==> inputs of indigo <==
==> flow/design.v <==
module HW3_FPMUL_754SP(Clk, Rst, St, FPmplier, FPmcand, Done, Ovf, Unf, FPproduct);
	input Clk, Rst, St;
	input [31:0] FPmplier, FPmcand;
	output reg [31:0] FPproduct;
	output reg Ovf, Unf, Done;
	wire [47:0] mult_out;
	wire [8:0] expo_out;		 
	reg [22:0] F;
	reg [8:0] E, E_biased;
	reg S;
	reg [1:0] state;
	assign mult_out = ({1'b1, FPmplier[22:0]}) * ({1'b1, FPmcand[22:0]});
	assign expo_out = (FPmplier[30:23] - 8'd127) + (FPmcand[30:23] - 8'd127);
	always @ (posedge Clk)	begin
		Done <= 1'b0;
		Ovf <= 1'b0;
		Unf <= 1'b0;
		if(Rst == 1'b1) begin
			state <= 2'b00;
		end
		else
		case(state)
			0: begin
				if(St == 1'b0)
					state <= 2'b00;
				else
					state <= 2'b01;
			end
			1: begin
				state <= 2'b10;
				S <= FPmplier[31] ^ FPmcand[31];
				if(FPmplier == 32'b0 || FPmcand == 32'b0) begin
					E <= 9'b0;
					E_biased <= 9'b0;
					F <= mult_out[45:23];
				end
				else if(mult_out[47] == 1'b1) begin
					E <= expo_out + 9'b1;
					E_biased <= expo_out + 9'd128;
					F <= mult_out[46:24];
				end
				else begin
					E <= expo_out;
					E_biased <= expo_out + 9'd127;
					F <= mult_out[45:23];
				end
			end
			2: begin
				state <= 2'b0;
				Done <= 1'b1;
				if(E_biased > 8'b11111110)
					Ovf <= 1'b1;
				if(E_biased < 8'b00000001)
					Unf <= 1'b1;
				FPproduct <= {S, E_biased[7:0], F};
			end
			default: begin
				if(St == 1'b0)
					state <= 2'b00;
				else
					state <= 2'b01;
			end
		endcase
	end
endmodule
==> flow/run.sh <==
#!/bin/bash
# the make line also repeats each setting of config.mk as NAME=value (left out here)
make -C /OpenROAD-flow-scripts/flow DESIGN_CONFIG=/design/flow/config.mk WORK_HOME=/design/flow/orfs CLKGATE_MAP_FILE= finish
==> flow/config.mk <==
export PLATFORM = sky130hd
export DESIGN_NAME = HW3_FPMUL_754SP
export DESIGN_NICKNAME = HW3_FPMUL_754SP
export VERILOG_FILES = /design/flow/design.v
export SDC_FILE = /design/flow/constraint.sdc
export NUM_CORES = 4
export LEC_CHECK = 0
export CAP_MARGIN = 20
export CORE_MARGIN = 2
export CORE_UTILIZATION = 57
export SETUP_SLACK_MARGIN = 1.97
export SLEW_MARGIN = 20
==> flow/constraint.sdc <==
create_clock -name core_clock -period 7.48 [get_ports {Clk}]
set_input_delay 1.4960 -clock core_clock [delete_from_list [all_inputs] [get_ports {Clk}]]
set_output_delay 1.4960 -clock core_clock [all_outputs]
set_load 0.01 [all_outputs]
==> inputs of fjord, as changes to indigo <==
--- a/flow/config.mk
+++ b/flow/config.mk
@@ -5,8 +5,12 @@
 export SDC_FILE = /design/flow/constraint.sdc
 export NUM_CORES = 4
 export LEC_CHECK = 0
+export ABC_AREA = 0
 export CAP_MARGIN = 20
 export CORE_MARGIN = 2
-export CORE_UTILIZATION = 57
-export SETUP_SLACK_MARGIN = 1.97
+export CORE_UTILIZATION = 72
+export CTS_CLUSTER_DIAMETER = 237
+export CTS_CLUSTER_SIZE = 38
+export PLACE_DENSITY_LB_ADDON = 0.2
+export SETUP_SLACK_MARGIN = 2.3
 export SLEW_MARGIN = 20
==> flow/constraint.sdc (replaced) <==
create_clock -name core_clock -period 8.6 [get_ports {Clk}]
set_input_delay 1.7200 -clock core_clock [delete_from_list [all_inputs] [get_ports {Clk}]]
set_output_delay 1.7200 -clock core_clock [all_outputs]
set_load 0.01 [all_outputs]
==> inputs of pepper, as changes to indigo <==
--- a/flow/config.mk
+++ b/flow/config.mk
@@ -5,8 +5,13 @@
 export SDC_FILE = /design/flow/constraint.sdc
 export NUM_CORES = 4
 export LEC_CHECK = 0
+export ABC_AREA = 0
 export CAP_MARGIN = 20
 export CORE_MARGIN = 2
-export CORE_UTILIZATION = 57
-export SETUP_SLACK_MARGIN = 1.97
+export CORE_UTILIZATION = 64
+export CTS_CLUSTER_DIAMETER = 96
+export GPL_ROUTABILITY_DRIVEN = 0
+export GPL_TIMING_DRIVEN = 0
+export PLACE_DENSITY_LB_ADDON = 0.23
 export SLEW_MARGIN = 20
+export TNS_END_PERCENT = 30
==> flow/constraint.sdc (replaced) <==
create_clock -name core_clock -period 4.75 [get_ports {Clk}]
set_input_delay 0.9500 -clock core_clock [delete_from_list [all_inputs] [get_ports {Clk}]]
set_output_delay 0.9500 -clock core_clock [all_outputs]
set_load 0.01 [all_outputs]
==> inputs of quartz, as changes to indigo <==
--- a/flow/config.mk
+++ b/flow/config.mk
@@ -6,7 +6,9 @@
 export NUM_CORES = 4
 export LEC_CHECK = 0
 export CAP_MARGIN = 20
+export CORE_ASPECT_RATIO = 1.97
 export CORE_MARGIN = 2
-export CORE_UTILIZATION = 57
-export SETUP_SLACK_MARGIN = 1.97
+export CORE_UTILIZATION = 40
+export CTS_CLUSTER_DIAMETER = 292
+export CTS_CLUSTER_SIZE = 47
 export SLEW_MARGIN = 20
==> flow/constraint.sdc (replaced) <==
create_clock -name core_clock -period 8.6 [get_ports {Clk}]
set_input_delay 1.7200 -clock core_clock [delete_from_list [all_inputs] [get_ports {Clk}]]
set_output_delay 1.7200 -clock core_clock [all_outputs]
set_load 0.01 [all_outputs]
==> comparison table <==
	pepper	fjord	quartz	indigo
Run status	failed layout checks	did not finish	finished clean	failed layout checks
Last stage reached	-	global routing (5_1_grt)	-	-
Reasons for failing layout checks	setup timing	-	-	setup timing
Number of combinational gates with multiple inputs	1579	-	1579	1580
Crit end category	flip-flop	-	flip-flop	flip-flop
Count of buffering cells on the critical path with inverters included	8	-	10	12
Number of diodes added for antenna fixing	11	-	0	2
Setup crit start	FPmcand[11]	-	FPmcand[14]	FPmplier[7]
Pins Over Slew Limit	0	-	0	0
Slew of the pin with the lowest slew margin	1.06 ns	-	0.986 ns	1.06 ns
TAP cells	448	-	671	511
Number of setup violations in the final report	32	-	0	32
Fraction of area in clock buffers and inverters	1.25%	-	1.05%	1.20%
Worst reg2reg path endpoint	Unf	-	Unf	Unf
WL met1	25.5 mm	-	23.7 mm	26.3 mm
Post-Layout Cell Count	3073	-	3394	3336
Chip footprint	0.0355 mm²	0.0316 mm²	0.0564 mm²	0.0397 mm²
Number of inverters outside the clock class in the layout	602	-	602	602
Cell occurring most often along the worst timing path	fa_1	-	fa_1	fa_1
Iteration count of the initial detailed-routing pass	11	-	5	6
Final Cycle Share	169%	-	98.4%	108%
Total core area	0.0335 mm²	0.0297 mm²	0.0541 mm²	0.0377 mm²
Cell with the largest stage delay on the worst path	fa_1	-	fa_1	fa_1
Hold WS	0.419 ns	-	0.416 ns	0.418 ns
